File: design/flow/config.mk
export PLATFORM = sky130hd
export DESIGN_NAME = cordic_rotation_top
export DESIGN_NICKNAME = cordic_rotation_top
export VERILOG_FILES = /design/flow/design.v
export SDC_FILE = /design/flow/constraint.sdc
export NUM_CORES = 4
export LEC_CHECK = 0
export CAP_MARGIN = 40
export CORE_MARGIN = 2
export CORE_UTILIZATION = 71
export MIN_ROUTING_LAYER = met1
export PLACE_DENSITY_LB_ADDON = 0.08
export SETUP_SLACK_MARGIN = 0.13
export SLEW_MARGIN = 20
export TNS_END_PERCENT = 85
File: design/flow/constraint.sdc
create_clock -name core_clock -period 6.58 [get_ports {clk}]
set_input_delay 1.3160 -clock core_clock [delete_from_list [all_inputs] [get_ports {clk}]]
set_output_delay 1.3160 -clock core_clock [all_outputs]
set_load 0.01 [all_outputs]
File: design/flow/design.v
`timescale 1ns / 1ps
module stages_rotation #(parameter data_width=16,angle_width=16,cordic_steps=16,stage_number=1)(
    input clk,
    input nreset,
    input enable,
    input signed [data_width-1:0] x_vec_in,
    input signed [data_width-1:0] y_vec_in,
    input signed [angle_width-1:0]angle_in,
    input signed [angle_width-1:0]target_angle,
    output signed [data_width-1:0] x_vec_out,
    output signed [data_width-1:0] y_vec_out,
    output reg signed [angle_width-1:0]angle_out,
    output reg signed [angle_width-1:0]target_angle_out,
    output reg done
    );
    wire signed [angle_width-1:0] atan [cordic_steps-1:0];
    assign atan[0] = 20'h02000; 
    assign atan[1] = 20'h012E4;
    assign atan[2] = 20'h009FB;
    assign atan[3] = 20'h00511;
    assign atan[4] = 20'h0028B;
    assign atan[5] = 20'h00145;
    assign atan[6] = 20'h000A2;
    assign atan[7] = 20'h00051;
    assign atan[8] = 20'h00028;
    assign atan[9] = 20'h00014;
    assign atan[10] = 20'h0000A;
    assign atan[11] = 20'h00005;
    assign atan[12] = 20'h00002;
    assign atan[13] = 20'h00001;
    assign atan[14] = 20'h00000;
    assign atan[15] = 20'h00000;
    reg signed [data_width-1:0]x_temp_out,y_temp_out;
    assign x_vec_out = x_temp_out;
    assign y_vec_out = y_temp_out;
    always @(posedge clk) begin
        if (~nreset) begin
            x_temp_out <= $signed({data_width{1'b0}});
            y_temp_out <= $signed({data_width{1'b0}});
				angle_out <= 0;
            done <= 1'b0;
        end
        else begin
            if (enable) begin
                if ($signed(target_angle) <= $signed(angle_in)) begin
                    x_temp_out <= x_vec_in + (y_vec_in>>>(stage_number-1));
                    y_temp_out <= y_vec_in - (x_vec_in>>>(stage_number-1));
                    angle_out <= angle_in - atan[stage_number-1];
                end
                else begin
                    x_temp_out <= x_vec_in - (y_vec_in>>>(stage_number-1));
                    y_temp_out <= y_vec_in + (x_vec_in>>>(stage_number-1));
                    angle_out <= angle_in + atan[(stage_number-1)];
                end
                target_angle_out <= target_angle;
                done <= 1'b1;
            end
            else begin
                x_temp_out <= $signed({data_width{1'b0}});
                y_temp_out <= $signed({data_width{1'b0}});
					 angle_out <= 0;
                done <= 1'b0;
            end
        end
    end
endmodule
`timescale 1ns / 1ps
module cordic_rotation_top#(parameter data_width=16,cordic_steps=16,angle_width=20)(
    input clk,
    input nreset,
    input enable,
    input signed [data_width-1:0] x_vec_in,
    input signed [data_width-1:0] y_vec_in,
    input [angle_width-1:0] target_angle,
    output wire signed  [data_width-1:0] x_vec_out,
    output wire signed  [data_width-1:0] y_vec_out,
    output reg done
    );
    wire signed [data_width-1:0] x [0:cordic_steps-1];
    wire signed [data_width-1:0] y [0:cordic_steps-1];
    wire signed [angle_width-1:0] angle_stages [0:cordic_steps-1];
    wire [1:cordic_steps] status;
	 reg signed [data_width-1+16:0] temp_x_vec_out,temp_y_vec_out;
	 wire done_last_stage;
	 reg signed [data_width-1:0] temp_x_vec_in,temp_y_vec_in;
	 reg [angle_width-1:0]temp_t_ang;
	 wire signed [angle_width-1:0] temp_target_angle [0:cordic_steps-1];
	 reg temp_enable;
	 always @(posedge clk) begin
		if(~nreset) begin
			temp_x_vec_in <= {data_width{1'b0}};
			temp_y_vec_in <= {data_width{1'b0}};
			temp_t_ang <= {angle_width{1'b0}};
			temp_enable <= 1'b0;
		end
		else begin
			if (enable) begin
				temp_enable <= 1'b1;				
				if ($signed(target_angle)>=$signed(20'h04000)) begin
				    if ($signed(target_angle)>=$signed(20'h08000)) begin
				        if ($signed(target_angle)>=$signed(20'h0C000)) begin
				            temp_x_vec_in <= x_vec_in;
                            temp_y_vec_in <= y_vec_in;
                            temp_t_ang <= $signed(target_angle) - $signed(20'h10000);
   				        end
				        else begin
				            temp_x_vec_in <= -x_vec_in;
                            temp_y_vec_in <= -y_vec_in;
                            temp_t_ang <= $signed(target_angle) - $signed(20'h08000);
				        end
				    end
				    else begin
                        temp_x_vec_in <= -x_vec_in;
                        temp_y_vec_in <= -y_vec_in;
                        temp_t_ang <= $signed(target_angle) - $signed(20'h08000);
  				    end
				end
                else if ($signed(target_angle)<=$signed(-20'h04000)) begin
                    if ($signed(target_angle)<=$signed(-20'h08000)) begin
                        if ($signed(target_angle)<=$signed(-20'h0C000)) begin
				            temp_x_vec_in <= x_vec_in;
                            temp_y_vec_in <= y_vec_in;
                            temp_t_ang <= $signed(target_angle) + $signed(20'h10000);
                        end
                        else begin
				            temp_x_vec_in <= -x_vec_in;
                            temp_y_vec_in <= -y_vec_in;
                            temp_t_ang <= $signed(target_angle) + $signed(20'h08000);
                        end
                    end
                    else begin
                        temp_x_vec_in <= -x_vec_in;
                        temp_y_vec_in <= -y_vec_in;
                        temp_t_ang <= $signed(target_angle) + $signed(20'h08000);
                    end
                end
				else begin
					temp_x_vec_in <= x_vec_in;
					temp_y_vec_in <= y_vec_in;
					temp_t_ang <= $signed(target_angle);
				end
			end
			else begin
				temp_enable <= 1'b0;
				temp_x_vec_in <= {data_width{1'b0}};
				temp_y_vec_in <= {data_width{1'b0}};
				temp_t_ang <= {angle_width{1'b0}};
			end
		end
	 end
    assign status[1] = temp_enable;
    assign x[0] = temp_x_vec_in;
    assign y[0] = temp_y_vec_in;
    assign angle_stages[0] = {angle_width{1'b0}};
    assign temp_target_angle[0] = temp_t_ang;
    genvar i;
    generate
        for (i=1;i<cordic_steps-1;i=i+1) begin:gen_rotation
            stages_rotation #(
                .data_width(data_width),
                .angle_width(angle_width),
                .cordic_steps(cordic_steps),
                .stage_number(i)
                )
            first(
                .clk(clk),
                .nreset(nreset),
                .enable(status[i]),
                .x_vec_in(x[i-1]),
                .y_vec_in(y[i-1]),
                .angle_in(angle_stages[i-1]),
                .target_angle(temp_target_angle[i-1]),
                .x_vec_out(x[i]),
                .y_vec_out(y[i]),
                .angle_out(angle_stages[i]),
                .target_angle_out(temp_target_angle[i]),
                .done(status[i+1])
                );
        end
    endgenerate
    stages_rotation #(
        .data_width(data_width),
        .angle_width(angle_width),
        .cordic_steps(cordic_steps),
        .stage_number(cordic_steps-1)
        )
    last(
        .clk(clk),
        .nreset(nreset),
        .enable(status[cordic_steps-1]),
        .x_vec_in(x[cordic_steps-2]),
        .y_vec_in(y[cordic_steps-2]),
        .angle_in(angle_stages[cordic_steps-2]),
        .target_angle(temp_target_angle[cordic_steps-2]),
        .x_vec_out(x[cordic_steps-1]),
        .y_vec_out(y[cordic_steps-1]),
        .angle_out(angle_stages[cordic_steps-1]),
        .target_angle_out(temp_target_angle[cordic_steps-1]),
        .done(done_last_stage)
        );
    reg counter;
	assign x_vec_out = temp_x_vec_out[data_width+7:8];
	assign y_vec_out = temp_y_vec_out[data_width+7:8];
	 always @(posedge clk) begin
        if (~nreset) begin
            done <= 1'b0;
        end
        else begin
            done <= done_last_stage;
            if (done_last_stage) begin
                    temp_x_vec_out <= $signed(x[cordic_steps-1])*$signed(16'b0000000010011011);
                    temp_y_vec_out <= $signed(y[cordic_steps-1])*$signed(16'b0000000010011011);
            end
        end
    end
endmodule
File: design/flow/run.sh
#!/bin/bash
# the make line also repeats each setting of config.mk as NAME=value (left out here)
make -C /OpenROAD-flow-scripts/flow DESIGN_CONFIG=/design/flow/config.mk WORK_HOME=/design/flow/orfs CLKGATE_MAP_FILE= finish
==> results.yml, run 1 <==
# yosys + openroad results
outcome:
  status: "complete, no violations"
power:
  p_sw_share_pct: 23.7
  p_switching_mw: 3.57
  p_comb_mw: 1.26
  p_seq_mw: 7.08
  clock_power_share_pct: 44.8
  p_leak_nw: 36.2
  power-per-cell-area_nw_per_um2: 188
  combPwrFrac_pct: 8.3
  vdd_drop_max_v: 0.000282
  power.total_mw: 15.1
  p_clk_mw: 6.76
  pwr-share-seq_pct: 46.9
  power_leader: "sequential cells"
  internal_power_mw: 11.5
setup_path:
  crit_top_cell: "a21o_1"
  endpoint: "gen_rotation[7].first.x_temp_out[15]"
  arrival_ns: 6.71
  setup.worst_path.start: "gen_rotation[6].first.target_angle_out[5]"
  cp.depth: 24
  critPathMaxStageDelay_ns: 0.55
  crit_slowest_cell: "o41ai_1"
  timing.rr.end: "gen_rotation[7].first.x_temp_out[15]"
  path_delay_family: "AND-OR/OR-AND gates"
  worst-path-max-fanout: 9
  cp-end-kind: "flip-flop"
  r2r_setup_slack_ns: 0.44
  r2r_start: "gen_rotation[6].first.target_angle_out[5]"
  required_ns: 7.15
  worstSetupPathType: "reg2reg"
  path_cells: "ha_1 > a21o_1 > a21o_1 > a21o_1 > a211oi_1 > o21bai_1 > a31oi_1 > mux2_2 > o21ai_2 > clkinv_1 > o21ai_1 > ha_1 > a21o_1 > a21o_1 > a21o_1 > a21oi_1 > o21bai_1 > a211oi_1 > nor2_1 > o41ai_1 > o21ai_0 > a31oi_1 > xnor2_1 > nor2_1"
  path_buffers: 1
  reg2regPathDepth: 24
  start_kind: "flip-flop"
placed_design:
  dp_hpwl_mm: 135
  port_buffers: 87
  place.gp.congestion: 0.943
min_path:
  min_from: "temp_t_ang[4]"
  min_to: "gen_rotation[1].first.target_angle_out[4]"
  whs_path_depth: 0
  holdCritPathClass: "reg2reg"
run:
  drv_cap: 0
  warnings: 72
logic_synthesis:
  area_leaders: "dfxtp_1, ha_1, edfxtp_1"
  synthTopLogicFamily: "adder cells"
  async_flop_share_pct: 0
  yosys-stat-cells: 8108
  ys_seq_share_pct: 34.3
  syn_area_per_cell_um2: 9.10
  synth_top_area_share_pct: 21.6
  ys_chip_area_um2: 73800
  netlist_instances: 8108
  ys.warnings.count: 16
  most_common_cell: "ha_1"
  synthAoiAreaFrac_pct: 14.6
  synthTopCellsByCount: "ha_1, nor2_1, dfxtp_1, inv_1, a21oi_1"
  ys_types: 88
  ys.flop_type: "dfxtp_1"
  edf_count: 312
  ys_sh_mux_pct: 0.995
  ys_sh_adder_pct: 21.8
  synthesis.nets: 9371
  syn-cell-area_um2: 73800
  synthSimpleGateAreaFrac_pct: 14.6
  synth-seq-cells: 1109
  yosysTopAreaCell: "dfxtp_1"
  ys_sh_xor_pct: 8.82
final_timing:
  tightest_slew_ns: 0.837
  rsz0062_at_grt: "yes"
  slew_viol_final: 0
  fmax_mhz: 163
  period_minus_slack_ns: 6.14
  finalSetupViolCount: 0
  slew_headroom_pct: 44.2
  final_hold_viol_count: 0
  layout_worst_path_cycle_share_pct: 93.3
  tns_ns: 0
  clock-skew-final_ns: 0.0178
die:
  dieHeight_um: 326
  chipArea_um2: 107000
  die_w_um: 326
  fp-utilization_pct: 71.4
  rows: 118
  ios: 88
  core_um2: 103000
grt:
  grt_pass1_vias: 57100
  antenna_found_initial: 4
  gr-total-overflow: 0
  grt_pass1_wl_mm: 282
  grt_usage_pct: 31.9
  grt_max_degree: 53
routing:
  vias: 57300
  postRouteAntennaNets: 0
  post-route-drc-count: 0
  routed_wl_mm: 173
  via_per_inst: 5.91
  wire_per_inst_um: 17.9
  dr.pass1.iters: 6
  drtIter0Drc: 3752
clocking:
  insertion_delay_ns: 0.70
  clkTransAtPathRegs_ns: 0.06
  cts_sinks: 1109
  cts_made_buffers: 115
  htree_levels: 3
  holdBufCountCts: 0
  post-cts-setup-buffers: 0
  post_cts_resized: 0
  clockBufferDepth: 3
  cts-root-buf: "clkbuf_16"
  cts_tree: "built"
final_layout:
  finalNetCount: 9470
  area_delta_synth_final_pct: 8.82
-- routing by layer --
metal | GRT usage [%] | vias up | wire [um]
met4 | 11.4 | 4 | 5730
met3 | 4.15 | 356 | 8770
li1 | - | 28400 | -
met1 | 40.8 | 27100 | 74900
met5 | 0 | - | 30
met2 | 55.4 | 1430 | 83800
-- final cells by class --
cell class	instances	area [um^2]
tap	1380	1730
fill	7220	23000
multi-input combinational	6063	45000
inverter	773	2900
sequential	1109	25300
antenna	1	2.50
clock buffer	160	3320
clock inverter	58	617
timing repair buffer	145	1430
-- stage by stage --
stage	hold slack, ns	setup slack, ns	util (%)	cells	cell area, um^2
final	0.431	0.439	77.7	9689	80300
after global routing	0.444	0.118	77.7	9688	80300
after CTS	0.431	0.454	77.6	9681	80200
after detailed placement	0.416	0.492	73.8	9463	76300
after global placement	0.416	0.553	73.7	9456	76200
after floorplan	0.408	0.875	-	8108	73800
==> run 2, diff against run 1 <==
- CAP_MARGIN: 40 -> 20
- CORE_UTILIZATION: 71 -> 43
- MIN_ROUTING_LAYER: met1 -> not set
- PLACE_DENSITY: not set -> 0.6
- PLACE_DENSITY_LB_ADDON: 0.08 -> not set
- SETUP_SLACK_MARGIN: 0.13 -> not set
- TNS_END_PERCENT: 85 -> not set
- clock period: 6.58 -> 3.17 ns (I/O delays scaled with it)
==> run 2 against run 1 <==
  * Worst hold slack lost 0.0052 ns
  * Utilization down 16 points
  * Critical path type unchanged
  * Largest power group is now clock
  * Sequential power grew 110%
  * Clock-buffer cell count grew 24
  * Critical path depth is 1 higher
  * Routed wire length grew 14%
  * The layout now fails its checks (negative setup slack)
==> results.yml, run 2 <==
# yosys + openroad results
logic_synthesis:
  most_common_cell: "ha_1"
  synthTopLogicFamily: "adder cells"
  syn_area_per_cell_um2: 9.10
  synthesis.nets: 9371
  synthTopCellsByCount: "ha_1, nor2_1, dfxtp_1, inv_1, a21oi_1"
  synth_top_area_share_pct: 21.6
  syn-cell-area_um2: 73800
  ys_sh_adder_pct: 21.8
  synthSimpleGateAreaFrac_pct: 14.6
  ys.flop_type: "dfxtp_1"
  async_flop_share_pct: 0
  ys_sh_xor_pct: 8.82
  netlist_instances: 8108
  ys_seq_share_pct: 34.3
  area_leaders: "dfxtp_1, ha_1, edfxtp_1"
  ys.warnings.count: 16
  yosysTopAreaCell: "dfxtp_1"
  yosys-stat-cells: 8108
  synthAoiAreaFrac_pct: 14.6
  ys_sh_mux_pct: 0.995
  synth-seq-cells: 1109
  ys_chip_area_um2: 73800
  edf_count: 312
  ys_types: 88
routing:
  post-route-drc-count: 0
  routed_wl_mm: 198
  dr.pass1.iters: 5
  via_per_inst: 5.03
  vias: 65200
  wire_per_inst_um: 15.3
  drtIter0Drc: 2689
  postRouteAntennaNets: 0
outcome:
  status: "failed layout checks"
  so_faults: "negative setup slack"
setup_path:
  setup.worst_path.start: "gen_rotation[11].first.target_angle_out[5]"
  required_ns: 3.81
  r2r_setup_slack_ns: -1.95
  worstSetupPathType: "reg2reg"
  reg2regPathDepth: 25
  cp-end-kind: "flip-flop"
  crit_slowest_cell: "edfxtp_1"
  r2r_start: "gen_rotation[11].first.target_angle_out[5]"
  timing.rr.end: "gen_rotation[12].first.angle_out[18]"
  critPathMaxStageDelay_ns: 0.43
  path_delay_family: "AND-OR/OR-AND gates"
  crit_top_cell: "a21o_1"
  path_buffers: 3
  start_kind: "flip-flop"
  arrival_ns: 5.76
  cp.depth: 25
  worst-path-max-fanout: 5
  endpoint: "gen_rotation[12].first.angle_out[18]"
final_layout:
  finalNetCount: 11900
  final_core_utilization_pct: 61.4
  design_area_um2: 105000
  area_delta_synth_final_pct: 42.4
die:
  chipArea_um2: 175000
  rows: 152
  fp-utilization_pct: 43.1
  core_um2: 171000
  die_w_um: 418
  ios: 88
  dieHeight_um: 418
placed_design:
  placed_area_um2: 95400
  dp_slack_ns: -1.93
  dp_hpwl_mm: 155
  place.gp.congestion: 0.888
  port_buffers: 87
final_timing:
  final_hold_viol_count: 0
  slew_headroom_pct: 45.5
  tightest_slew_ns: 0.817
  clock-skew-final_ns: 0.0302
  finalSetupViolCount: 630
  layout_worst_path_cycle_share_pct: 161
  period_minus_slack_ns: 5.12
  rsz0062_at_grt: "yes"
  slew_viol_final: 0
  setup_ws_ns: -1.95
  fmax_mhz: 195
power:
  internal_power_mw: 25.7
  power-per-cell-area_nw_per_um2: 321
  p_switching_mw: 8.06
  power_leader: "clock"
  p_sw_share_pct: 23.9
  p_leak_nw: 50.1
  vdd_drop_max_v: 0.000492
  combPwrFrac_pct: 10.6
  p_comb_mw: 3.59
  clock_power_share_pct: 45.9
  p_seq_mw: 14.7
  pwr-share-seq_pct: 43.5
  p_clk_mw: 15.5
grt:
  grt_max_degree: 52
  grt_pass1_wl_mm: 321
  gr-usage-met2_pct: 39.7
  grt_pass1_vias: 66400
  grt_usage_pct: 22.1
  grt_use_met3_pct: 2.47
  gr-total-overflow: 0
  gr-usage-met1_pct: 27.1
  antenna_found_initial: 1
  top_usage_layer: "met2"
clocking:
  clockBufferDepth: 3
  htree_levels: 4
  cts_tree: "built"
  clkTransAtPathRegs_ns: 0.06
  cts-root-buf: "clkbuf_16"
  insertion_delay_ns: 0.79
  cts_sinks: 1109
  cts_made_buffers: 132
  holdBufCountCts: 0
min_path:
  whs_path_depth: 2
  holdCritPathClass: "in2reg"
  min_from: "nreset"
  min_to: "gen_rotation[14].first.x_temp_out[0]"
run:
  warnings: 74
  drv_cap: 0
## run 2: layer usage
metal	part of all wire, %	vias to the layer above	wire length, um
li1	-	33300	-
met1	44	30900	87700
met2	50	722	98500
met3	2.5	336	4990
met4	3.6	0	7130
met5	0	-	0
## run 2: final cells by class
cell class	count	area [um^2]
Fill cell	14400	66100
Multi-Input combinational cell	6063	49600
Sequential cell	1109	25400
Timing Repair Buffer	2536	19900
Clock buffer	184	3830
Inverter	773	2980
Tap cell	2233	2790
Clock inverter	57	641
Antenna cell	3	7.51
## run 2: stage by stage
stage | TNS [ns] | cells | total power, mW | hold slack (ns)
finish | -610.91 | 13000 | 33.8 | 0.426
CTS | -604.52 | 12900 | 34.1 | 0.353
global route | -753.89 | 13000 | 35.1 | 0.407
global placement | -595.99 | 12400 | 18.3 | 0.418
floorplan | -417.94 | 8108 | 17.1 | 0.408
detailed placement | -650.05 | 12400 | 18.3 | 0.416
## run 2: repair_timing
action,in CTS,in global routing
endpoints found under the setup margin,647,670
gates resized,292,290
gates cloned,2,1
buffers inserted,221,122
endpoints found under the hold margin,0,0
pin swaps,322,299
==> run 3, diff against run 2 <==
- CORE_UTILIZATION: 43 -> 25
- clock period: 3.17 -> 7.99 ns (I/O delays scaled with it)
==> run 3 against run 2 <==
  * Now clean on timing, DRC and antenna
  * Critical path depth up 2
  * Combinational power decreased by 72%
  * Setup slack better by 3.8 ns
  * Sequential power down about 60%
  * Maximum frequency decreased by 17%
  * Synthesized area unchanged
  * Register-to-register slack better by 3.8 ns
  * First-iteration DRC count down 8.7%
  * Routed wire length shrank 20%
  * Critical path type unchanged
  * Largest power group is now sequential cells
  * Highest routed layer unchanged
==> results.yml, run 3 <==
# yosys + openroad results
final_timing:
  tns_ns: 0
  period_minus_slack_ns: 6.13
  fmax_mhz: 163
  whs_ns: 0.372
  final_hold_viol_count: 0
  rsz0062_at_grt: "no"
  slew_headroom_pct: 28.9
  finalSetupViolCount: 0
  slew_viol_final: 0
  tightest_slew_ns: 1.05
  layout_worst_path_cycle_share_pct: 76.8
  clock-skew-final_ns: 0.0792
setup_path:
  timing.rr.end: "gen_rotation[3].first.y_temp_out[15]"
  cp.depth: 27
  required_ns: 8.56
  critPathMaxStageDelay_ns: 0.47
  worstSetupPathType: "reg2reg"
  path_buffers: 4
  cp-end-kind: "flip-flop"
  setup.worst_path.start: "gen_rotation[2].first.angle_out[11]"
  r2r_start: "gen_rotation[2].first.angle_out[11]"
  start_kind: "flip-flop"
  endpoint: "gen_rotation[3].first.y_temp_out[15]"
  r2r_setup_slack_ns: 1.86
  path_delay_family: "AND-OR/OR-AND gates"
  reg2regPathDepth: 27
  crit_slowest_cell: "dfxtp_1"
  worst-path-max-fanout: 40
  arrival_ns: 6.71
power:
  pwr-share-seq_pct: 46.8
  p_leak_nw: 36.1
  clock_power_share_pct: 45.2
  p_seq_mw: 5.83
  p_switching_mw: 2.99
  combPwrFrac_pct: 8.0
  p_sw_share_pct: 24.0
  vdd_drop_max_v: 0.000199
  power-per-cell-area_nw_per_um2: 149
  internal_power_mw: 9.45
  p_clk_mw: 5.62
  power_leader: "sequential cells"
  power.total_mw: 12.4
  p_comb_uw: 997
logic_synthesis:
  edf_count: 312
  netlist_instances: 8108
  most_common_cell: "ha_1"
  ys_sh_xor_pct: 8.82
  ys_chip_area_um2: 73800
  yosysTopAreaCell: "dfxtp_1"
  ys_sh_adder_pct: 21.8
  synthTopCellsByCount: "ha_1, nor2_1, dfxtp_1, inv_1, a21oi_1"
  ys.warnings.count: 16
  synthAoiAreaFrac_pct: 14.6
  syn_area_per_cell_um2: 9.10
  synthSimpleGateAreaFrac_pct: 14.6
  ys_seq_share_pct: 34.3
  area_leaders: "dfxtp_1, ha_1, edfxtp_1"
  ys_types: 88
  synthTopLogicFamily: "adder cells"
  ys_sh_mux_pct: 0.995
  async_flop_share_pct: 0
  ys.flop_type: "dfxtp_1"
  synth_top_area_share_pct: 21.6
  synthesis.nets: 9371
  syn-cell-area_um2: 73800
  synth-seq-cells: 1109
  yosys-stat-cells: 8108
die:
  fp-utilization_pct: 25.1
  die_w_um: 547
  chipArea_um2: 300000
  core_um2: 294000
  rows: 199
  dieHeight_um: 547
  ios: 88
final_layout:
  area_delta_synth_final_pct: 12.9
  final_core_utilization_pct: 28.4
  finalNetCount: 9450
  instances_no_fill: 12200
routing:
  wire_per_inst_um: 13.1
  n_antenna_cell: 0
  drtIter0Drc: 2456
  postRouteAntennaNets: 0
  dr.pass1.iters: 23
  post-route-drc-count: 0
  via_per_inst: 4.40
  vias: 53700
  routed_wl_mm: 160
run:
  drv_cap: 0
  warnings: 71
grt:
  grt_pass1_wl_mm: 265
  grt_usage_pct: 10.5
  antenna_found_initial: 0
  grt_max_degree: 53
  gr-total-overflow: 0
  grt_pass1_vias: 53000
min_path:
  holdCritPathClass: "reg2reg"
  min_to: "gen_rotation[1].first.target_angle_out[4]"
  whs_path_depth: 0
  min_from: "temp_t_ang[4]"
clocking:
  clkTransAtPathRegs_ns: 0.07
  cts_made_buffers: 113
  insertion_delay_ns: 0.76
  post-cts-setup-buffers: 0
  htree_levels: 3
  holdBufCountCts: 0
  cts_tree: "built"
  cts_sinks: 1109
  cts-root-buf: "clkbuf_16"
  clockBufferDepth: 3
  post_cts_resized: 0
placed_design:
  place_inst: 12000
  port_buffers: 87
  dp_hpwl_mm: 129
  place.gp.congestion: 0.842
outcome:
  status: "complete, no violations"
==> run 3: through the flow <==
stage / cell area, um^2 / setup slack, ns
after floorplan: 73800 / 2.28
after global placement: 79300 / 1.88
after detailed placement: 79300 / 1.84
after CTS: 83300 / 1.77
after global routing: 83300 / 1.22
final: 83300 / 1.86
==> run 3: per-layer routing <==
layer	vias to the layer above	wire length, um	GRT usage (%)
met3	234	4110	1.25
met1	24500	73200	12.9
li1	28400	-	-
met5	-	0	0
met2	602	78500	19.2
met4	0	3770	2.60
==> run 3: layout make-up <==
type | instances | area [um^2]
Sequential cell | 1109 | 25300
Inverter | 773 | 2900
Fill cell | 31100 | 211000
Clock buffer | 149 | 3220
Tap cell | 3919 | 4900
Timing Repair Buffer | 127 | 1170
Clock inverter | 65 | 769
Multi-Input combinational cell | 6063 | 45000
==> run 4, diff against run 3 <==
- CAP_MARGIN: 20 -> 25
- CORE_ASPECT_RATIO: not set -> 1.4
- CORE_MARGIN: 2 -> 9
- CORE_UTILIZATION: 25 -> 42
- CTS_CLUSTER_DIAMETER: not set -> 58
- GPL_TIMING_DRIVEN: not set -> 0
- HOLD_SLACK_MARGIN: not set -> -0.0
- MAX_ROUTING_LAYER: not set -> met4
- MIN_ROUTING_LAYER: not set -> met2
- PLACE_DENSITY: 0.6 -> not set
- PLACE_DENSITY_LB_ADDON: not set -> 0.1
- SLEW_MARGIN: 20 -> 35
- TNS_END_PERCENT: not set -> 30
- clock period: 7.99 -> 7.32 ns (I/O delays scaled with it)
==> run 4 against run 3 <==
  * Still clean on timing, DRC and antenna
  * Utilization grew 19 points
  * Clock skew down 0.041 ns
  * Setup slack lost 1.5 ns
  * Critical path depth up 1
  * Cell count down 12%
  * Maximum frequency fell by 12%
  * Power up 16%
  * Global-route usage rose by 24 points
  * Clock power increased by 22%
  * Synthesized area unchanged
  * First-iteration DRC count rose to 5.3 times the previous value
  * Largest power group is now clock
==> results.yml, run 4 <==
# yosys + openroad results
logic_synthesis:
  edf_count: 312
  async_flop_share_pct: 0
  synthSimpleGateAreaFrac_pct: 14.6
  netlist_instances: 8108
  ys.flop_type: "dfxtp_1"
  ys_seq_share_pct: 34.3
  ys_sh_mux_pct: 0.995
  ys_chip_area_um2: 73800
  yosysTopAreaCell: "dfxtp_1"
  synthAoiAreaFrac_pct: 14.6
  synth_top_area_share_pct: 21.6
  synthTopCellsByCount: "ha_1, nor2_1, dfxtp_1, inv_1, a21oi_1"
  syn_area_per_cell_um2: 9.10
  ys_sh_adder_pct: 21.8
  synthesis.nets: 9371
  ys.warnings.count: 16
  synthTopLogicFamily: "adder cells"
  most_common_cell: "ha_1"
  area_leaders: "dfxtp_1, ha_1, edfxtp_1"
  synth-seq-cells: 1109
  syn-cell-area_um2: 73800
  yosys-stat-cells: 8108
  ys_sh_xor_pct: 8.82
  ys_types: 88
power:
  power_leader: "clock"
  p_sw_share_pct: 25.0
  p_seq_mw: 6.37
  combPwrFrac_pct: 8.4
  pwr-share-seq_pct: 44.0
  clock_power_share_pct: 47.5
  power-per-cell-area_nw_per_um2: 175
  vdd_drop_max_v: 0.000229
  p_leak_nw: 36.6
  power.total_mw: 14.5
  internal_power_mw: 10.8
  p_clk_mw: 6.87
  p_switching_mw: 3.61
  p_comb_mw: 1.22
setup_path:
  setup.worst_path.start: "gen_rotation[2].first.angle_out[11]"
  path_buffers: 5
  worstSetupPathType: "reg2reg"
  r2r_start: "gen_rotation[2].first.angle_out[11]"
  required_ns: 7.95
  arrival_ns: 7.57
  timing.rr.end: "gen_rotation[3].first.y_temp_out[15]"
  reg2regPathDepth: 28
  crit_slowest_cell: "dfxtp_1"
  path_delay_family: "AND-OR/OR-AND gates"
  worst-path-max-fanout: 11
  cp.depth: 28
  critPathMaxStageDelay_ns: 0.50
  endpoint: "gen_rotation[3].first.y_temp_out[15]"
  crit_top_cell: "a21o_1"
  r2r_setup_slack_ns: 0.38
  start_kind: "flip-flop"
  cp-end-kind: "flip-flop"
grt:
  gr-total-overflow: 0
  antenna_found_initial: 0
  grt_max_degree: 28
  grt_pass1_wl_mm: 328
  grt_usage_pct: 34.4
  grt_pass1_vias: 85700
final_timing:
  final_hold_viol_count: 0
  tightest_slew_ns: 0.965
  clock-skew-final_ns: 0.0379
  whs_ns: 0.433
  layout_worst_path_cycle_share_pct: 94.7
  rsz0062_at_grt: "yes"
  period_minus_slack_ns: 6.94
  slew_headroom_pct: 35.0
  finalSetupViolCount: 0
  fmax_mhz: 144
  slew_viol_final: 0
routing:
  via_per_inst: 7.49
  wire_per_inst_um: 20.0
  vias: 80500
  drtIter0Drc: 13000
  post-route-drc-count: 0
  postRouteAntennaNets: 0
  routed_wl_mm: 215
  dr.pass1.iters: 8
run:
  drv_cap: 0
  warnings: 72
final_layout:
  logic_area_um2: 45000
  seq_area_um2: 25300
  area_delta_synth_final_pct: 11.7
  n_fill_cell: 16900
  finalNetCount: 9609
placed_design:
  port_buffers: 85
  place.gp.congestion: 0.927
  dp_hpwl_mm: 172
die:
  ios: 88
  core_um2: 174000
  chipArea_um2: 191000
  fp-utilization_pct: 42.4
  die_w_um: 372
  rows: 181
  dieHeight_um: 514
clocking:
  cts-root-buf: "clkbuf_16"
  insertion_delay_ns: 0.82
  htree_levels: 4
  cts_sinks: 1109
  clkTransAtPathRegs_ns: 0.06
  cts_made_buffers: 133
  holdBufCountCts: 0
  cts_tree: "built"
  clockBufferDepth: 3
min_path:
  min_to: "gen_rotation[1].first.target_angle_out[12]"
  min_from: "temp_t_ang[12]"
  whs_path_depth: 0
  holdCritPathClass: "reg2reg"
outcome:
  status: "complete, no violations"
[run 4: cell type report]
| cell class | count | area share, % |
|---|---|---|
| multi-input combinational | 6063 | 54.6 |
| sequential | 1109 | 30.7 |
| clock buffer | 183 | 4.63 |
| inverter | 773 | 3.52 |
| tap | 2287 | 3.47 |
| timing repair buffer | 104 | 1.36 |
| clock inverter | 63 | 0.889 |
| buffer | 162 | 0.788 |
| antenna | 2 | 0.00607 |
[run 4: metrics by stage]
step                      area (um^2)  setup TNS (ns)  instances  setup slack [ns]  utilization, %
after CTS                       82300               0      10700             0.157            47.3
after detailed placement        77800               0      10500             0.212            44.7
final                           82400               0      10700             0.385            47.3
after global placement          77500           -3.93      10500            -0.469            44.5
after floorplan                 73800               0       8108              1.61               -
after global routing            82400          -0.218      10700           -0.0973            47.3
[run 4: timing repair]
action / CTS / global route
setup buffers: 0 / 4
endpoints found under the setup margin: 0 / 34
gates resized: 0 / 16
[run 4: routing by layer]
layer,vias up,GRT usage [%],share of wire (%)
met5,-,-,0
met4,0,5.64,8.6
met3,1970,38.9,35
met2,21300,44.6,56
met1,28700,-,0
li1,28500,-,-
==> run 5, diff against run 4 <==
- CAP_MARGIN: 25 -> 20
- CORE_ASPECT_RATIO: 1.4 -> not set
- CORE_MARGIN: 9 -> 2
- CORE_UTILIZATION: 42 -> 40
- CTS_CLUSTER_DIAMETER: 58 -> not set
- GPL_TIMING_DRIVEN: 0 -> not set
- HOLD_SLACK_MARGIN: -0.0 -> not set
- MAX_ROUTING_LAYER: met4 -> not set
- MIN_ROUTING_LAYER: met2 -> not set
- PLACE_DENSITY: not set -> 0.6
- PLACE_DENSITY_LB_ADDON: 0.1 -> not set
- SLEW_MARGIN: 35 -> 20
- TNS_END_PERCENT: 30 -> not set
- clock period: 7.32 -> 5.45 ns (I/O delays scaled with it)
==> run 5 against run 4 <==
  * Register-to-register slack got worse by 0.17 ns
  * Largest cell class unchanged
  * Global-route usage is 16 points lower
  * Synthesized cell count did not move
  * Non-clock buffer count rose by 125
  * Largest power group unchanged
  * First-iteration DRC count fell by 79%
==> results.yml, run 5 <==
# yosys + openroad results
routing:
  vias: 56500
  post-route-drc-count: 0
  postRouteAntennaNets: 0
  dr.pass1.iters: 5
  via_per_inst: 5.12
  routed_wl_mm: 175
  wire_per_inst_um: 15.8
  drtIter0Drc: 2776
setup_path:
  start_kind: "flip-flop"
  cp.depth: 25
  endpoint: "gen_rotation[10].first.x_temp_out[15]"
  path_buffers: 2
  crit_top_cell: "a21o_1"
  crit_slowest_cell: "o41ai_2"
  timing.rr.end: "gen_rotation[10].first.x_temp_out[15]"
  setup.worst_path.start: "gen_rotation[9].first.target_angle_out[5]"
  path_delay_family: "AND-OR/OR-AND gates"
  r2r_start: "gen_rotation[9].first.target_angle_out[5]"
  cp-end-kind: "flip-flop"
  worst-path-max-fanout: 5
  reg2regPathDepth: 25
  arrival_ns: 5.87
  r2r_setup_slack_ns: 0.22
  required_ns: 6.08
  critPathMaxStageDelay_ns: 0.40
  worstSetupPathType: "reg2reg"
power:
  pwr-share-seq_pct: 45.3
  internal_power_mw: 14.3
  p_switching_mw: 4.58
  p_sw_share_pct: 24.3
  power-per-cell-area_nw_per_um2: 222
  p_leak_nw: 38.1
  p_comb_mw: 1.59
  p_seq_mw: 8.54
  p_clk_mw: 8.74
  power.total_mw: 18.9
  combPwrFrac_pct: 8.4
  clock_power_share_pct: 46.3
  power_leader: "clock"
  vdd_drop_max_v: 0.000296
logic_synthesis:
  yosys-stat-cells: 8108
  ys_sh_mux_pct: 0.995
  synthTopLogicFamily: "adder cells"
  async_flop_share_pct: 0
  ys.flop_type: "dfxtp_1"
  netlist_instances: 8108
  area_leaders: "dfxtp_1, ha_1, edfxtp_1"
  synthesis.nets: 9371
  ys_sh_xor_pct: 8.82
  edf_count: 312
  syn-cell-area_um2: 73800
  synth-seq-cells: 1109
  synthAoiAreaFrac_pct: 14.6
  ys_seq_share_pct: 34.3
  synth_top_area_share_pct: 21.6
  ys_types: 88
  synthSimpleGateAreaFrac_pct: 14.6
  most_common_cell: "ha_1"
  syn_area_per_cell_um2: 9.10
  ys.warnings.count: 16
  yosysTopAreaCell: "dfxtp_1"
  synthTopCellsByCount: "ha_1, nor2_1, dfxtp_1, inv_1, a21oi_1"
  ys_sh_adder_pct: 21.8
  ys_chip_area_um2: 73800
die:
  die_w_um: 434
  fp-utilization_pct: 40.3
  chipArea_um2: 188000
  ios: 88
  dieHeight_um: 434
  rows: 157
  core_um2: 183000
min_path:
  min_from: "temp_t_ang[19]"
  holdCritPathClass: "reg2reg"
  whs_path_depth: 0
  min_to: "gen_rotation[1].first.target_angle_out[19]"
grt:
  grt_usage_pct: 18.3
  gr-total-overflow: 0
  grt_pass1_vias: 55500
  antenna_found_initial: 1
  grt_pass1_wl_mm: 283
  grt_max_degree: 52
placed_design:
  port_buffers: 87
  dp_hpwl_mm: 139
  place_inst: 10800
  placed_area_um2: 79200
  place.gp.congestion: 0.891
final_layout:
  final_core_utilization_pct: 46.3
  design_area_um2: 84800
  finalNetCount: 9731
  instances_no_fill: 11000
  area_delta_synth_final_pct: 15.0
  n_fill_cell: 17500
run:
  drv_cap: 0
  warnings: 73
clocking:
  clkTransAtPathRegs_ns: 0.06
  cts_sinks: 1109
  clockBufferDepth: 3
  cts-root-buf: "clkbuf_16"
  cts_made_buffers: 130
  holdBufCountCts: 0
  htree_levels: 4
  insertion_delay_ns: 0.78
  cts_tree: "built"
final_timing:
  period_minus_slack_ns: 5.23
  tightest_slew_ns: 1.06
  rsz0062_at_grt: "yes"
  slew_viol_final: 0
  fmax_mhz: 191
  clock-skew-final_ns: 0.0301
  layout_worst_path_cycle_share_pct: 96.0
  final_hold_viol_count: 0
  finalSetupViolCount: 0
  slew_headroom_pct: 29.2
outcome:
  status: "complete, no violations"
==> run 5: timing repair <==
action,in CTS,in global routing
cloned,0,1
pin swaps,3,98
buffers inserted,1,40
endpoints found under the setup margin,27,178
hold endpoints to repair,0,0
resized,24,305
==> run 5: final cells by class <==
| cell class | count | area (um^2) | area share (%) |
|---|---|---|---|
| Inverter | 773 | 2910 | 3.43 |
| Sequential cell | 1109 | 25300 | 29.9 |
| Tap cell | 2464 | 3080 | 3.63 |
| Multi-Input combinational cell | 6063 | 45900 | 54.1 |
| Timing Repair Buffer | 391 | 3290 | 3.88 |
| Clock inverter | 63 | 657 | 0.774 |
| Antenna cell | 1 | 2.50 | 0.00295 |
| Clock buffer | 177 | 3680 | 4.34 |
==> run 5: stage by stage <==
stage / setup slack [ns] / hold slack, ns / setup TNS, ns
finish: 0.217 / 0.433 / 0
CTS: 0.00101 / 0.433 / 0
global route: -0.0892 / 0.442 / -0.375
detailed placement: -0.250 / 0.418 / -1.42
floorplan: -0.0737 / 0.408 / -0.0737
global placement: -0.133 / 0.418 / -0.193
==> run 5: routing by layer <==
metal / wire length [um] / vias up / GRT usage (%)
li1: - / 28900 / -
met1: 82000 / 26700 / 24.0
met2: 83800 / 656 / 31.5
met3: 4510 / 237 / 2.18
met4: 4480 / 0 / 5.37
met5: 0 / - / 0
==> run 6, diff against run 5 <==
- ABC_AREA: not set -> 1
- CORE_UTILIZATION: 40 -> 70
- CTS_CLUSTER_DIAMETER: not set -> 204
- CTS_CLUSTER_SIZE: not set -> 36
- PLACE_DENSITY: 0.6 -> not set
- PLACE_DENSITY_LB_ADDON: not set -> 0.15
- SETUP_SLACK_MARGIN: not set -> 0.88
- clock period: 5.45 -> 2.98 ns (I/O delays scaled with it)
==> run 6 against run 5 <==
  * The run now fails in 5_1_grt
  * Synthesized area grew 3.6%
  * Die size shrank 40%
  * Synthesized cell count grew 21%
==> results.yml, run 6 <==
# yosys + openroad results
die:
  die_w_um: 335
  dieHeight_um: 335
  rows: 121
  core_um2: 109000
  chipArea_um2: 112000
  fp-utilization_pct: 70.4
  ios: 88
placed_design:
  port_buffers: 87
  dp_hpwl_mm: 222
  dp_slack_ns: -1.65
  placed_area_um2: 98800
  place.gp.congestion: 1.04
logic_synthesis:
  ys_sh_xor_pct: 3.15
  synthesis.nets: 11100
  area_leaders: "dfxtp_1, ha_1, edfxtp_1"
  synth_top_area_share_pct: 20.9
  syn_area_per_cell_um2: 7.80
  ys_types: 60
  ys_sh_adder_pct: 21.0
  async_flop_share_pct: 0
  yosys-stat-cells: 9814
  synthAoiAreaFrac_pct: 18.8
  ys_chip_area_um2: 76500
  netlist_instances: 9814
  ys_seq_share_pct: 33.1
  yosysTopAreaCell: "dfxtp_1"
  syn-cell-area_um2: 76500
  ys.warnings.count: 16
  ys_sh_mux_pct: 0
  synth-seq-cells: 1109
  synthTopLogicFamily: "adder cells"
  synthTopCellsByCount: "inv_1, nand2_1, a21oi_1, ha_1, o21ai_0"
  ys.flop_type: "dfxtp_1"
  edf_count: 312
  synthSimpleGateAreaFrac_pct: 15.3
  most_common_cell: "inv_1"
outcome:
  firstError: "[ERROR GRT-0116] Global routing finished with congestion. Check the congestion regions in the DRC Viewer."
  status: "did not finish"
  stop_stage: "5_1_grt"
clocking:
  cts-root-buf: "clkbuf_16"
  cts_sinks: 1109
  holdBufCountCts: 0
  clockBufferDepth: 3
  cts_made_buffers: 36
  htree_levels: 2
grt:
  grt_usage_pct: 103
  gr-total-overflow: 11100
[run 6: routing by layer]
metal / track usage (%) / overflow
met5: 57.9 / 12
met4: 117 / 2276
met3: 79.2 / 191
met2: 136 / 8451
met1: 89.4 / 142
[run 6: per-stage QoR]
stage | total power [mW] | hold WS, ns | instances | TNS (ns) | utilization, %
detailed placement | 19.4 | 0.422 | 13400 | -512.79 | 90.9
global placement | 19.1 | 0.411 | 13400 | -346.27 | 90.9
CTS | 26.6 | 0.452 | 13700 | -476.62 | 97.3
floorplan | 18.0 | 0.405 | 9814 | -129.18 | -
[run 6: timing repair]
action                                  in CTS
cloned                                       5
endpoints found under the setup margin     767
buffers inserted                           269
gates resized                              853
pin swaps                                  396
==> run 7, diff against run 6 <==
- ABC_AREA: 1 -> not set
- CAP_MARGIN: 20 -> 15
- CELL_PAD_IN_SITES_GLOBAL_PLACEMENT: not set -> 2
- CORE_ASPECT_RATIO: not set -> 0.68
- CORE_MARGIN: 2 -> 8
- CORE_UTILIZATION: 70 -> 40
- CTS_CLUSTER_DIAMETER: 204 -> not set
- CTS_CLUSTER_SIZE: 36 -> 100
- GPL_TIMING_DRIVEN: not set -> 0
- HOLD_SLACK_MARGIN: not set -> 0.07
- MAX_ROUTING_LAYER: not set -> met5
- MIN_ROUTING_LAYER: not set -> met1
- PLACE_DENSITY_LB_ADDON: 0.15 -> 0.27
- SETUP_SLACK_MARGIN: 0.88 -> not set
- clock period: 2.98 -> 6.0 ns (I/O delays scaled with it)
==> run 7 against run 6 <==
  * The run now finishes clean
  * Synthesized area fell by 3.5%
  * Die size rose by 78%
  * Synthesized cell count fell by 17%
==> results.yml, run 7 <==
# yosys + openroad results
power:
  p_leak_nw: 37.1
  p_clk_mw: 7.85
  p_seq_mw: 7.77
  power_leader: "clock"
  combPwrFrac_pct: 9.2
  internal_power_mw: 12.9
  pwr-share-seq_pct: 45.2
  vdd_drop_max_v: 0.000241
  p_switching_mw: 4.34
  p_comb_mw: 1.58
  clock_power_share_pct: 45.6
  p_sw_share_pct: 25.2
  power-per-cell-area_nw_per_um2: 206
logic_synthesis:
  synthesis.nets: 9371
  ys_types: 88
  synthTopLogicFamily: "adder cells"
  syn_area_per_cell_um2: 9.10
  ys_sh_xor_pct: 8.82
  synthTopCellsByCount: "ha_1, nor2_1, dfxtp_1, inv_1, a21oi_1"
  synthSimpleGateAreaFrac_pct: 14.6
  netlist_instances: 8108
  most_common_cell: "ha_1"
  syn-cell-area_um2: 73800
  ys.flop_type: "dfxtp_1"
  area_leaders: "dfxtp_1, ha_1, edfxtp_1"
  ys_sh_adder_pct: 21.8
  async_flop_share_pct: 0
  synthAoiAreaFrac_pct: 14.6
  edf_count: 312
  synth_top_area_share_pct: 21.6
  ys_sh_mux_pct: 0.995
  yosysTopAreaCell: "dfxtp_1"
  ys_chip_area_um2: 73800
  synth-seq-cells: 1109
  yosys-stat-cells: 8108
  ys.warnings.count: 16
  ys_seq_share_pct: 34.3
final_timing:
  whs_ns: 0.417
  final_hold_viol_count: 0
  tns_ns: 0
  clock-skew-final_ns: 0.0326
  slew_viol_final: 0
  tightest_slew_ns: 1.26
  period_minus_slack_ns: 5.73
  finalSetupViolCount: 0
  layout_worst_path_cycle_share_pct: 95.5
  slew_headroom_pct: 14.7
  fmax_mhz: 174
placed_design:
  place_inst: 10600
  port_buffers: 85
  dp_hpwl_mm: 179
  place.gp.congestion: 0.904
run:
  warnings: 71
  drv_cap: 0
die:
  ios: 88
  chipArea_um2: 199000
  dieHeight_um: 370
  rows: 130
  fp-utilization_pct: 40.1
  die_w_um: 537
  core_um2: 184000
setup_path:
  cp.depth: 26
  arrival_ns: 6.37
  critPathMaxStageDelay_ns: 0.43
  r2r_setup_slack_ns: 0.27
  crit_top_cell: "a21o_1"
  cp-end-kind: "flip-flop"
  timing.rr.end: "gen_rotation[7].first.x_temp_out[14]"
  path_buffers: 2
  start_kind: "flip-flop"
  setup.worst_path.start: "gen_rotation[6].first.target_angle_out[5]"
  worstSetupPathType: "reg2reg"
  path_delay_family: "AND-OR/OR-AND gates"
  crit_slowest_cell: "fa_1"
  required_ns: 6.63
  reg2regPathDepth: 26
  worst-path-max-fanout: 5
  endpoint: "gen_rotation[7].first.x_temp_out[14]"
  r2r_start: "gen_rotation[6].first.target_angle_out[5]"
final_layout:
  area_delta_synth_final_pct: 13.0
  seq_area_um2: 25300
  instances_no_fill: 10900
  n_fill_cell: 17700
  logic_area_um2: 45800
  finalNetCount: 9636
routing:
  vias: 57500
  drtIter0Drc: 4846
  wire_per_inst_um: 20.1
  postRouteAntennaNets: 0
  via_per_inst: 5.27
  post-route-drc-count: 0
  dr.pass1.iters: 6
  routed_wl_mm: 220
clocking:
  clockBufferDepth: 3
  htree_levels: 3
  cts_made_buffers: 116
  cts_tree: "built"
  holdBufCountCts: 0
  insertion_delay_ns: 0.78
  cts-root-buf: "clkbuf_16"
  cts_sinks: 1109
  clkTransAtPathRegs_ns: 0.06
grt:
  grt_max_degree: 28
  antenna_found_initial: 13
  grt_pass1_wl_mm: 333
  gr-total-overflow: 0
  grt_pass1_vias: 54100
  grt_usage_pct: 21.5
outcome:
  status: "complete, no violations"
min_path:
  min_to: "gen_rotation[1].first.target_angle_out[7]"
  whs_path_depth: 0
  min_from: "temp_t_ang[7]"
  holdCritPathClass: "reg2reg"
[run 7: metal layers]
metal	track usage, %	vias up	wire length [um]
li1	-	28800	-
met1	38.2	27200	129000
met2	25.2	1360	71000
met3	4.37	179	16200
met4	2.97	2	2870
met5	0	-	13
[run 7: timing repair]
item                       4_1_cts  5_1_grt
cloned                           3        1
gates resized                  111      181
pin swaps                        8       31
buffers inserted                20       42
setup endpoints to repair      204      126
[run 7: area by class of cell]
class                   count  share of cell area, %
diodes                      4                 0.0120
clock inverters            80                   1.19
repair inverters            2                 0.0120
flip-flops and latches   1109                   30.4
repair buffers            156                   1.77
multi-input cells        6064                   54.8
inverters                 773                   3.53
clock buffers             142                   3.77
well taps                2442                   3.66
plain buffers             151                  0.852
[run 7: stage by stage]
step           area, um^2  power (mW)  worst slack [ns]  util, %
3_5_place_dp        77900        9.39             -1.66     42.3
5_1_grt             83400        17.8           -0.0379     45.3
4_1_cts             82500        17.3           0.00118     44.9
3_3_place_gp        77700        9.38             -1.97     42.2
6_report            83400        17.2             0.267     45.4
2_1_floorplan       73800        8.96             0.295        -
==> run 8, diff against run 7 <==
- ABC_AREA: not set -> 1
- CAP_MARGIN: 15 -> 30
- CELL_PAD_IN_SITES_DETAIL_PLACEMENT: not set -> 0
- CELL_PAD_IN_SITES_GLOBAL_PLACEMENT: 2 -> not set
- CORE_ASPECT_RATIO: 0.68 -> not set
- CORE_MARGIN: 8 -> 2
- CORE_UTILIZATION: 40 -> 22
- CTS_CLUSTER_SIZE: 100 -> not set
- HOLD_SLACK_MARGIN: 0.07 -> not set
- MAX_ROUTING_LAYER: met5 -> not set
- MIN_ROUTING_LAYER: met1 -> not set
- PLACE_DENSITY: not set -> 0.6
- PLACE_DENSITY_LB_ADDON: 0.27 -> not set
- SLEW_MARGIN: 20 -> 15
- TNS_END_PERCENT: not set -> 10
==> run 8 against run 7 <==
  * Setup slack lost 0.0058 ns
  * Combinational power shrank 22%
  * Power shrank 3.6%
  * Critical path type unchanged
  * Critical endpoint is now gen_rotation[11].first.y_temp_out[13]
  * Largest power group is now sequential cells
==> results.yml, run 8 <==
# yosys + openroad results
outcome:
  status: "complete, no violations"
power:
  vdd_drop_max_v: 0.000229
  p_clk_mw: 7.59
  clock_power_share_pct: 45.8
  p_comb_mw: 1.23
  combPwrFrac_pct: 7.4
  power-per-cell-area_nw_per_um2: 190
  p_switching_mw: 3.97
  internal_power_mw: 12.6
  power.total_mw: 16.6
  power_leader: "sequential cells"
  pwr-share-seq_pct: 46.8
  p_seq_mw: 7.75
  p_sw_share_pct: 23.9
  p_leak_nw: 40.8
setup_path:
  endpoint: "gen_rotation[11].first.y_temp_out[13]"
  arrival_ns: 6.40
  path_buffers: 4
  start_kind: "flip-flop"
  crit_slowest_cell: "a2111oi_1"
  path_delay_family: "AND-OR/OR-AND gates"
  reg2regPathDepth: 28
  timing.rr.end: "gen_rotation[11].first.y_temp_out[13]"
  r2r_setup_slack_ns: 0.26
  cp-end-kind: "flip-flop"
  setup.worst_path.start: "gen_rotation[10].first.target_angle_out[19]"
  crit_top_cell: "nand2_1"
  cp.depth: 28
  worstSetupPathType: "reg2reg"
  worst-path-max-fanout: 16
  required_ns: 6.66
  r2r_start: "gen_rotation[10].first.target_angle_out[19]"
  critPathMaxStageDelay_ns: 0.65
final_timing:
  slew_viol_final: 0
  layout_worst_path_cycle_share_pct: 95.6
  tightest_slew_ns: 0.826
  tns_ns: 0
  rsz0062_at_grt: "yes"
  finalSetupViolCount: 0
  whs_ns: 0.442
  final_hold_viol_count: 0
  clock-skew-final_ns: 0.0553
  slew_headroom_pct: 44.9
  period_minus_slack_ns: 5.74
  fmax_mhz: 174
logic_synthesis:
  ys.flop_type: "dfxtp_1"
  synthTopLogicFamily: "adder cells"
  ys_sh_adder_pct: 21.0
  async_flop_share_pct: 0
  synthAoiAreaFrac_pct: 18.8
  yosysTopAreaCell: "dfxtp_1"
  area_leaders: "dfxtp_1, ha_1, edfxtp_1"
  synthSimpleGateAreaFrac_pct: 15.3
  syn-cell-area_um2: 76500
  ys_sh_mux_pct: 0
  syn_area_per_cell_um2: 7.80
  ys_seq_share_pct: 33.1
  ys_chip_area_um2: 76500
  ys.warnings.count: 16
  ys_sh_xor_pct: 3.15
  synthesis.nets: 11100
  netlist_instances: 9814
  most_common_cell: "inv_1"
  synthTopCellsByCount: "inv_1, nand2_1, a21oi_1, ha_1, o21ai_0"
  synth-seq-cells: 1109
  synth_top_area_share_pct: 20.9
  edf_count: 312
  ys_types: 60
  yosys-stat-cells: 9814
die:
  dieHeight_um: 594
  die_w_um: 594
  rows: 216
  fp-utilization_pct: 22.1
  chipArea_um2: 352000
  core_um2: 346000
  ios: 88
clocking:
  cts_made_buffers: 116
  post_cts_resized: 0
  htree_levels: 3
  post-cts-setup-buffers: 0
  cts_tree: "built"
  cts-root-buf: "clkbuf_16"
  cts_sinks: 1109
  clockBufferDepth: 3
  clkTransAtPathRegs_ns: 0.06
  holdBufCountCts: 0
  insertion_delay_ns: 0.76
routing:
  post-route-drc-count: 0
  n_antenna_cell: 0
  dr.pass1.iters: 5
  routed_wl_mm: 183
  postRouteAntennaNets: 0
  vias: 62700
  drtIter0Drc: 2933
  via_per_inst: 4.26
  wire_per_inst_um: 12.4
grt:
  grt_pass1_wl_mm: 302
  grt_use_met3_pct: 1.17
  gr-usage-met1_pct: 12.1
  grt_usage_pct: 10.1
  antenna_found_initial: 0
  grt_max_degree: 33
  gr-usage-met2_pct: 18.7
  gr-total-overflow: 0
  top_usage_layer: "met2"
  grt_pass1_vias: 61600
placed_design:
  port_buffers: 86
  place.gp.congestion: 0.882
  dp_hpwl_mm: 150
min_path:
  holdCritPathClass: "reg2reg"
  whs_path_depth: 0
  min_from: "temp_t_ang[12]"
  min_to: "gen_rotation[1].first.target_angle_out[12]"
run:
  warnings: 72
  drv_cap: 0
final_layout:
  finalNetCount: 11300
  area_delta_synth_final_pct: 14.2
==> run 8: routing by layer <==
layer	up-vias	routed length (um)
met5	-	0
met4	0	5860
met3	308	4720
met2	839	89300
met1	28000	82800
li1	33500	-
==> run 8: final cells by class <==
class                           count  area [um^2]
Fill cell                       37800       259000
Timing Repair Buffer               96          978
Inverter                         1635         6140
Clock buffer                      173         3570
Clock inverter                     49          533
Multi-Input combinational cell   6943        44500
Sequential cell                  1109        25300
Tap cell                         4578         5730
Buffer                            126          559
==> run 8: per-stage QoR <==
step | cell area [um^2] | cells | util, % | setup WS (ns)
after global routing | 87400 | 14700 | 25.2 | -0.206
after CTS | 87300 | 14700 | 25.2 | 0.0129
after global placement | 83100 | 14500 | 24.0 | -0.481
after floorplan | 76500 | 9814 | - | 1.29
after detailed placement | 83200 | 14500 | 24.0 | 0.0619
final | 87400 | 14700 | 25.2 | 0.261
==> run 9, diff against run 8 <==
- ABC_AREA: 1 -> not set
- CAP_MARGIN: 30 -> 10
- CELL_PAD_IN_SITES_DETAIL_PLACEMENT: 0 -> 2
- CORE_UTILIZATION: 22 -> 72
- CTS_CLUSTER_SIZE: not set -> 21
- GPL_TIMING_DRIVEN: 0 -> not set
- MIN_ROUTING_LAYER: not set -> met2
- PLACE_DENSITY: 0.6 -> 0.62
- SLEW_MARGIN: 15 -> 20
- TNS_END_PERCENT: 10 -> not set
- clock period: 6.0 -> 4.83 ns (I/O delays scaled with it)
==> run 9 against run 8 <==
  * The run now fails in 3_5_place_dp
  * Die size shrank 70%
  * Synthesized area shrank 3.5%
  * Synthesized cell count shrank 17%
==> results.yml, run 9 <==
# yosys + openroad results
logic_synthesis:
  syn_area_per_cell_um2: 9.10
  ys.warnings.count: 16
  area_leaders: "dfxtp_1, ha_1, edfxtp_1"
  ys_sh_adder_pct: 21.8
  synthAoiAreaFrac_pct: 14.6
  ys_types: 88
  synthTopLogicFamily: "adder cells"
  synth_top_area_share_pct: 21.6
  yosys-stat-cells: 8108
  syn-cell-area_um2: 73800
  most_common_cell: "ha_1"
  ys_sh_xor_pct: 8.82
  ys_seq_share_pct: 34.3
  async_flop_share_pct: 0
  netlist_instances: 8108
  ys_chip_area_um2: 73800
  synthTopCellsByCount: "ha_1, nor2_1, dfxtp_1, inv_1, a21oi_1"
  ys_sh_mux_pct: 0.995
  edf_count: 312
  ys.flop_type: "dfxtp_1"
  synthesis.nets: 9371
  synthSimpleGateAreaFrac_pct: 14.6
  yosysTopAreaCell: "dfxtp_1"
  synth-seq-cells: 1109
die:
  rows: 117
  dieHeight_um: 324
  fp-utilization_pct: 72.5
  core_um2: 102000
  chipArea_um2: 105000
  ios: 88
  die_w_um: 324
outcome:
  stop_stage: "3_5_place_dp"
  status: "did not finish"
  firstError: "[ERROR DPL-0033] detailed placement checks failed during check placement."
placed_design:
  port_buffers: 87
  place.gp.congestion: 1.05
[run 9: through the flow]
step / std cells / total power, mW
2_1_floorplan: 8108 / 11.1
3_3_place_gp: 10200 / 11.6
==> run 10, diff against run 9 <==
- CAP_MARGIN: 10 -> 20
- CELL_PAD_IN_SITES_DETAIL_PLACEMENT: 2 -> not set
- CTS_CLUSTER_SIZE: 21 -> not set
- MIN_ROUTING_LAYER: met2 -> not set
- PLACE_DENSITY: 0.62 -> not set
- PLACE_DENSITY_LB_ADDON: not set -> 0.2
- SETUP_SLACK_MARGIN: not set -> 1.28
- clock period: 4.83 -> 4.72 ns (I/O delays scaled with it)
==> run 10 against run 9 <==
  * The flow stops in 5_1_grt
  * Synthesized cell count did not move
  * Die size stayed put
  * Synthesized area unchanged
==> results.yml, run 10 <==
# yosys + openroad results
logic_synthesis:
  ys_chip_area_um2: 73800
  ys_sh_xor_pct: 8.82
  syn-cell-area_um2: 73800
  netlist_instances: 8108
  async_flop_share_pct: 0
  ys_seq_share_pct: 34.3
  ys_sh_mux_pct: 0.995
  edf_count: 312
  synthesis.nets: 9371
  ys.flop_type: "dfxtp_1"
  ys_sh_adder_pct: 21.8
  area_leaders: "dfxtp_1, ha_1, edfxtp_1"
  ys.warnings.count: 16
  synth-seq-cells: 1109
  synth_top_area_share_pct: 21.6
  most_common_cell: "ha_1"
  syn_area_per_cell_um2: 9.10
  synthAoiAreaFrac_pct: 14.6
  synthSimpleGateAreaFrac_pct: 14.6
  yosys-stat-cells: 8108
  synthTopLogicFamily: "adder cells"
  synthTopCellsByCount: "ha_1, nor2_1, dfxtp_1, inv_1, a21oi_1"
  yosysTopAreaCell: "dfxtp_1"
  ys_types: 88
outcome:
  firstError: "[ERROR GRT-0232] Routing congestion too high. Check the congestion heatmap in the GUI."
  status: "did not finish"
  stop_stage: "5_1_grt"
grt:
  gr-total-overflow: 36
  grt_usage_pct: 71.2
clocking:
  cts_sinks: 1109
  cts-root-buf: "clkbuf_16"
  cts_made_buffers: 113
  clockBufferDepth: 3
  htree_levels: 3
placed_design:
  place.gp.congestion: 0.943
  port_buffers: 87
  placed_area_um2: 82500
  dp_hpwl_mm: 142
die:
  chipArea_um2: 105000
  core_um2: 102000
  dieHeight_um: 324
  die_w_um: 324
  fp-utilization_pct: 72.5
  ios: 88
  rows: 117
-- run 10: routing by layer --
metal / GRT overflow / global-route usage (%)
met1: 1 / 69.6
met4: 9 / 66.7
met2: 4 / 88.9
met5: 2 / 40.7
met3: 20 / 57.3
-- run 10: what timing repair did --
item / CTS
setup endpoints to repair: 602
gates resized: 736
pin swaps: 668
hold buffers: 0
setup buffers: 565
gates cloned: 3
-- run 10: stage by stage --
stage                     instances  util, %  worst slack [ns]
after global placement        10100     81.1            -0.374
after detailed placement      10100     81.1            -0.556
after floorplan                8108        -            -0.283
after CTS                     10900     92.4            -0.373
==> run 11, diff against run 10 <==
- CTS_CLUSTER_DIAMETER: not set -> 52
- CTS_CLUSTER_SIZE: not set -> 81
- PLACE_DENSITY: not set -> 0.35
- PLACE_DENSITY_LB_ADDON: 0.2 -> not set
- SETUP_SLACK_MARGIN: 1.28 -> 1.16
- clock period: 4.72 -> 3.91 ns (I/O delays scaled with it)
==> run 11 against run 10 <==
  * Synthesized area did not move
  * The flow stops in 4_1_cts
  * Die size unchanged
  * Synthesized cell count stayed put
==> results.yml, run 11 <==
# yosys + openroad results
die:
  chipArea_um2: 105000
  die_w_um: 324
  rows: 117
  ios: 88
  core_um2: 102000
  dieHeight_um: 324
  fp-utilization_pct: 72.5
logic_synthesis:
  most_common_cell: "ha_1"
  edf_count: 312
  synth-seq-cells: 1109
  synthesis.nets: 9371
  area_leaders: "dfxtp_1, ha_1, edfxtp_1"
  ys.flop_type: "dfxtp_1"
  yosys-stat-cells: 8108
  synthTopLogicFamily: "adder cells"
  ys_seq_share_pct: 34.3
  ys_sh_mux_pct: 0.995
  async_flop_share_pct: 0
  syn-cell-area_um2: 73800
  ys_sh_adder_pct: 21.8
  ys.warnings.count: 16
  ys_sh_xor_pct: 8.82
  ys_types: 88
  ys_chip_area_um2: 73800
  synthTopCellsByCount: "ha_1, nor2_1, dfxtp_1, inv_1, a21oi_1"
  synthSimpleGateAreaFrac_pct: 14.6
  syn_area_per_cell_um2: 9.10
  synth_top_area_share_pct: 21.6
  yosysTopAreaCell: "dfxtp_1"
  netlist_instances: 8108
  synthAoiAreaFrac_pct: 14.6
placed_design:
  place.gp.congestion: 0.942
  port_buffers: 87
  dp_hpwl_mm: 165
  place_inst: 11000
  dp_slack_ns: -1.31
  placed_area_um2: 90400
outcome:
  status: "did not finish"
  stop_stage: "4_1_cts"
  firstError: "[ERROR DPL-0038] Utilization greater than 100%, impossible to legalize"
==> run 12, diff against run 11 <==
- CTS_CLUSTER_SIZE: 81 -> 40
- PLACE_DENSITY: 0.35 -> not set
- PLACE_DENSITY_LB_ADDON: not set -> 0.19
- clock period: 3.91 -> 3.88 ns (I/O delays scaled with it)
==> run 12 against run 11 <==
  * The run again fails in 4_1_cts
  * Die size unchanged
  * Synthesized area unchanged
  * Synthesized cell count unchanged
==> results.yml, run 12 <==
# yosys + openroad results
outcome:
  status: "did not finish"
  stop_stage: "4_1_cts"
  firstError: "[ERROR DPL-0033] detailed placement checks failed during check placement."
logic_synthesis:
  ys_types: 88
  yosys-stat-cells: 8108
  synth_top_area_share_pct: 21.6
  synthSimpleGateAreaFrac_pct: 14.6
  ys.warnings.count: 16
  syn-cell-area_um2: 73800
  synthTopCellsByCount: "ha_1, nor2_1, dfxtp_1, inv_1, a21oi_1"
  netlist_instances: 8108
  synthesis.nets: 9371
  edf_count: 312
  async_flop_share_pct: 0
  ys_sh_adder_pct: 21.8
  synth-seq-cells: 1109
  yosysTopAreaCell: "dfxtp_1"
  synthTopLogicFamily: "adder cells"
  ys_sh_xor_pct: 8.82
  ys.flop_type: "dfxtp_1"
  ys_sh_mux_pct: 0.995
  synthAoiAreaFrac_pct: 14.6
  ys_chip_area_um2: 73800
  ys_seq_share_pct: 34.3
  most_common_cell: "ha_1"
  area_leaders: "dfxtp_1, ha_1, edfxtp_1"
  syn_area_per_cell_um2: 9.10
die:
  fp-utilization_pct: 72.5
  core_um2: 102000
  dieHeight_um: 324
  die_w_um: 324
  rows: 117
  ios: 88
  chipArea_um2: 105000
placed_design:
  port_buffers: 87
  dp_hpwl_mm: 171
  place.gp.congestion: 0.961
  dp_slack_ns: -1.41
  place_inst: 11100
-- run 12: through the flow --
step                setup TNS, ns  cell area [um^2]  hold slack (ns)  utilization [%]
floorplan                 -115.18             76500            0.408                -
detailed placement        -309.63             90700            0.417             89.2
global placement          -202.69             90700            0.415             89.2
Power figures rest on the tool's default switching activity, not on a simulated workload.
